## axi_stream_insert_header
module axi_stream_insert_header #(
    parameter DATA_WD = 32,
    parameter DATA_BYTE_WD = DATA_WD / 8,
    parameter BYTE_CNT_WD = $clog2(DATA_BYTE_WD)
) (
    input clk,
    input rst_n,
    input valid_in,
    input [DATA_WD-1 : 0] data_in,
    input [DATA_BYTE_WD-1 : 0] keep_in,
    input last_in,
    output ready_in,
    output valid_out,
    output [DATA_WD-1 : 0] data_out,
    output [DATA_BYTE_WD-1 : 0] keep_out,
    output last_out,
    input ready_out,
    input valid_insert,
    input [DATA_WD-1 : 0] header_insert,
    input [DATA_BYTE_WD-1 : 0] keep_insert,
    input [BYTE_CNT_WD : 0] byte_insert_cnt,
    output ready_insert
);
function [BYTE_CNT_WD:0]count_1;
    input [DATA_BYTE_WD-1:0] data_in;
    reg [BYTE_CNT_WD:0]cnt,n;
begin
    cnt=0;
    for (n=0;n<DATA_BYTE_WD; n=n+1) begin
        if(data_in[n])
            cnt = cnt+1'b1; 
            count_1 =cnt;
    end
end
endfunction
localparam IDEL = 4'b0001;
localparam HAEDER_INSERT = 4'b0010;
localparam WAIT = 4'b0100;
localparam IN_OUT = 4'b1000;
reg [3:0] current_state;
reg [3:0] next_state;
reg [BYTE_CNT_WD : 0] byte_insert_cnt_temp;
reg [DATA_BYTE_WD-1 : 0] keep_insert_temp;
reg [DATA_WD-1:0] mem [0:4];
reg [1:0] addr_in;
reg [1:0] addr_out;
reg[4:0] cnt_temp;
reg [DATA_BYTE_WD-1 : 0] keepin_last;
wire [BYTE_CNT_WD:0] keepin_last_count;
wire [4:0] out_cnt ;
  ...
Size in the first run: about 1700 cells after synthesis, about 200 flip-flops, about 120 I/O pins.
export LEC_CHECK = 0
export ABC_AREA = 1
export CAP_MARGIN = 25
export CELL_PAD_IN_SITES_DETAIL_PLACEMENT = 1
export CELL_PAD_IN_SITES_GLOBAL_PLACEMENT = 3
export CORE_MARGIN = 2
export CORE_UTILIZATION = 40
export CTS_CLUSTER_DIAMETER = 376
export CTS_CLUSTER_SIZE = 32
export GPL_ROUTABILITY_DRIVEN = 0
export GPL_TIMING_DRIVEN = 1
export HOLD_SLACK_MARGIN = 0.12
export MAX_ROUTING_LAYER = met5
export PLACE_DENSITY_LB_ADDON = 0.27
export SETUP_SLACK_MARGIN = -0.2
export SLEW_MARGIN = 5
export TNS_END_PERCENT = 10
create_clock -name core_clock -period 5.5 [get_ports {clk}]
run.sh (not shown) runs the stock make flow with config.mk's settings and CLKGATE_MAP_FILE=.
The first run stopped in global placement (3_3_place_gp) with FLW-0024.
Edit:
==> flow/config.mk (replaced) <==
export PLATFORM = sky130hd
export DESIGN_NAME = axi_stream_insert_header
export DESIGN_NICKNAME = axi_stream_insert_header
export VERILOG_FILES = /design/flow/design.v
export SDC_FILE = /design/flow/constraint.sdc
export NUM_CORES = 4
export LEC_CHECK = 0
export CAP_MARGIN = 5
export CELL_PAD_IN_SITES_DETAIL_PLACEMENT = 1
export CELL_PAD_IN_SITES_GLOBAL_PLACEMENT = 1
export CORE_MARGIN = 2
export CORE_UTILIZATION = 40
export CTS_CLUSTER_DIAMETER = 376
export GPL_ROUTABILITY_DRIVEN = 0
export GPL_TIMING_DRIVEN = 0
export HOLD_SLACK_MARGIN = 0.12
export MAX_ROUTING_LAYER = met4
export PLACE_DENSITY_LB_ADDON = 0.05
export SLEW_MARGIN = 40
export TNS_END_PERCENT = 10
Effect: This time the run passed the timing, DRC and antenna checks; area after synthesis is lower by a little under a tenth; synthesized cell count is lower by a quarter to a third; die size is lower by a few percent.
Edit:
--- a/flow/config.mk
+++ b/flow/config.mk
@@ -8,5 +8,5 @@
 export CAP_MARGIN = 5
 export CELL_PAD_IN_SITES_DETAIL_PLACEMENT = 1
-export CELL_PAD_IN_SITES_GLOBAL_PLACEMENT = 1
+export CELL_PAD_IN_SITES_GLOBAL_PLACEMENT = 0
 export CORE_MARGIN = 2
 export CORE_UTILIZATION = 40
@@ -17,4 +17,5 @@
 export MAX_ROUTING_LAYER = met4
 export PLACE_DENSITY_LB_ADDON = 0.05
-export SLEW_MARGIN = 40
+export SETUP_SLACK_MARGIN = -0.2
+export SLEW_MARGIN = 5
 export TNS_END_PERCENT = 10
Utilization shrinks by 0.39 points.
Critical path depth grows by 1.
Setup slack improved by 0.065 ns.
Total power shrinks by 2.7%.
Routed wire length shrinks by about 3.7%.
Fmax grows by 1.3%.
Final area shrinks by 0.80%.
Synthesized cell count is unchanged.
Flip-flop count stays the same.
Edit:
==> flow/config.mk (replaced) <==
export PLATFORM = sky130hd
export DESIGN_NAME = axi_stream_insert_header
export DESIGN_NICKNAME = axi_stream_insert_header
export VERILOG_FILES = /design/flow/design.v
export SDC_FILE = /design/flow/constraint.sdc
export NUM_CORES = 4
export LEC_CHECK = 0
export CAP_MARGIN = 20
export CORE_MARGIN = 2
export CORE_UTILIZATION = 40
export PLACE_DENSITY = 0.6
export SLEW_MARGIN = 20
Final cell count goes down by 4.4%.
Global-route usage goes down by 6.2 points.
Area after synthesis does not change.
Utilization goes down by 0.39 points.
Hold slack is better by 0.0082 ns.
Edit:
--- a/flow/config.mk
+++ b/flow/config.mk
@@ -6,7 +6,12 @@
 export NUM_CORES = 4
 export LEC_CHECK = 0
+export ABC_AREA = 0
 export CAP_MARGIN = 20
+export CELL_PAD_IN_SITES_GLOBAL_PLACEMENT = 3
 export CORE_MARGIN = 2
-export CORE_UTILIZATION = 40
-export PLACE_DENSITY = 0.6
+export CORE_UTILIZATION = 21
+export GPL_TIMING_DRIVEN = 0
+export PLACE_DENSITY = 0.9
+export SETUP_SLACK_MARGIN = 1.02
 export SLEW_MARGIN = 20
+export TNS_END_PERCENT = 95
=> Area after synthesis does not change; power came out higher by roughly a tenth; sequential share of layout area falls by 1.9 points; critical path depth is higher by 1; non-clock buffer count grows by 91; hold slack got worse by 0.0035 ns; cell area came out higher by a few percent; core utilization is lower by 22 points; global-route usage falls by 6.8 points.
Edit:
==> flow/config.mk (replaced) <==
export PLATFORM = sky130hd
export DESIGN_NAME = axi_stream_insert_header
export DESIGN_NICKNAME = axi_stream_insert_header
export VERILOG_FILES = /design/flow/design.v
export SDC_FILE = /design/flow/constraint.sdc
export NUM_CORES = 4
export LEC_CHECK = 0
export CAP_MARGIN = 20
export CELL_PAD_IN_SITES_DETAIL_PLACEMENT = 1
export CORE_MARGIN = 2
export CORE_UTILIZATION = 40
export HOLD_SLACK_MARGIN = 0.12
export MAX_ROUTING_LAYER = met4
export SLEW_MARGIN = 20
The new run produced a clean layout.
Clock-buffer cell count fell by 2.
Non-clock buffer count fell by 91.
Global-route usage rose by 9.2 points.
Worst setup slack is worse by 0.73 ns.
Final area fell by 5.2%.
Worst hold slack hardly moves.
Clock skew fell by 0.0030 ns.

* * *

Setup of run 1:
Starting RTL as in the previous note.
Settings: LEC_CHECK=0, ABC_AREA=1, CAP_MARGIN=30, CORE_MARGIN=2, CORE_UTILIZATION=70, CTS_CLUSTER_DIAMETER=103, PLACE_DENSITY_LB_ADDON=0.29, SLEW_MARGIN=20; clock period 3.54 ns.
Finished, but not clean: run 1, with setup timing.
Edits applied to the flow inputs when going from run 1 to run 2:
# run 1
export LEC_CHECK = 0
export ABC_AREA = 1
export CAP_MARGIN = 30
export CORE_MARGIN = 2
export CORE_UTILIZATION = 70
export CTS_CLUSTER_DIAMETER = 103
export PLACE_DENSITY_LB_ADDON = 0.29
export SLEW_MARGIN = 20
create_clock -name core_clock -period 3.54 [get_ports {clk}]
# run 2
export LEC_CHECK = 0
export CAP_MARGIN = 20
export CORE_MARGIN = 2
export CORE_UTILIZATION = 17
export PLACE_DENSITY = 0.6
export SLEW_MARGIN = 20
create_clock -name core_clock -period 5.09 [get_ports {clk}]
- Run 2: PASS, flow complete, no timing, DRC or antenna violations
- Diff run 1..run 2 | async set-reset flop share out of synthesis | unchanged
- The run with more setup slack is run 2; run 1 has less.
- Adder and majority cell fraction of the synthesized area ends up higher on run 2.
Relative to run 2, the following input files were edited for run 3:
# run 2
export LEC_CHECK = 0
export CAP_MARGIN = 20
export CORE_MARGIN = 2
export CORE_UTILIZATION = 17
export PLACE_DENSITY = 0.6
export SLEW_MARGIN = 20
create_clock -name core_clock -period 5.09 [get_ports {clk}]
# run 3
export LEC_CHECK = 0
export CAP_MARGIN = 20
export CORE_MARGIN = 2
export CORE_UTILIZATION = 51
export CTS_CLUSTER_DIAMETER = 338
export CTS_CLUSTER_SIZE = 100
export PLACE_DENSITY = 0.6
export SLEW_MARGIN = 20
create_clock -name core_clock -period 5.5 [get_ports {clk}]
Notes after the runs:
In the flow results for run 2 and run 3, the number of buffers and inverters on the critical path is smaller on run 3.
Between run 2 and run 3, sequential portion of the cell area is higher for run 3, run 2 comes in under that.
Internal power of the cells ends up higher on run 2.
Relative to run 2, combinational share of cell area increased by 2.2 points in run 3.
Relative to run 3, the following input files were edited for run 4:
# run 3
export LEC_CHECK = 0
export CAP_MARGIN = 20
export CORE_MARGIN = 2
export CORE_UTILIZATION = 51
export CTS_CLUSTER_DIAMETER = 338
export CTS_CLUSTER_SIZE = 100
export PLACE_DENSITY = 0.6
export SLEW_MARGIN = 20
create_clock -name core_clock -period 5.5 [get_ports {clk}]
# run 4
export LEC_CHECK = 0
export CAP_MARGIN = 20
export CORE_MARGIN = 2
export CORE_UTILIZATION = 66
export PLACE_DENSITY = 0.6
export SLEW_MARGIN = 20
create_clock -name core_clock -period 4.29 [get_ports {clk}]
Notes after the runs:
Run comparison: run 3 type of the worst min-delay path flop to flop; run 4 type of the worst min-delay path primary input to async pin. Compared with run 3, in run 4 wire length shows a reduction of about 3.6%, length of routed met3 wiring climbed 6.7%, post-layout total power shows an increase of about 30%, combinational share of power climbed 1.0 points, setup slack of the most critical reg-to-reg path saw a decrease. Run 4 against run 3: global-route met1 utilization climbed 10 points; worst setup slack dropped 0.34 ns; power per standard cell area climbed 30%; initial core utilization climbed 15 points.
What run 5 does differently from run 4 at the input level:
# run 4
export LEC_CHECK = 0
export CAP_MARGIN = 20
export CORE_MARGIN = 2
export CORE_UTILIZATION = 66
export PLACE_DENSITY = 0.6
export SLEW_MARGIN = 20
create_clock -name core_clock -period 4.29 [get_ports {clk}]
# run 5
export LEC_CHECK = 0
export CAP_MARGIN = 20
export CORE_MARGIN = 2
export CORE_UTILIZATION = 72
export SETUP_SLACK_MARGIN = -0.27
export SLEW_MARGIN = 20
create_clock -name core_clock -period 3.53 [get_ports {clk}]
==> results <==
Run 5: all stages done; final checks FAILED (setup timing).
Compared with run 4, in run 5 final cell count grew by 21, setup slack of the critical path after layout went down by 0.66 ns, post-cts resize count rose 15, post-layout instance area went up 3.0%.
When run 5 is set beside run 4, its number of tap cells added at floorplan turns out to be 14 smaller.
Run 5: wire length on met1 lower than run 4
Initial antenna violation count is higher on run 5
Run 5 — total power 3.8 mW higher, run 4 as reference
Power and IR drop assume default switching activity.
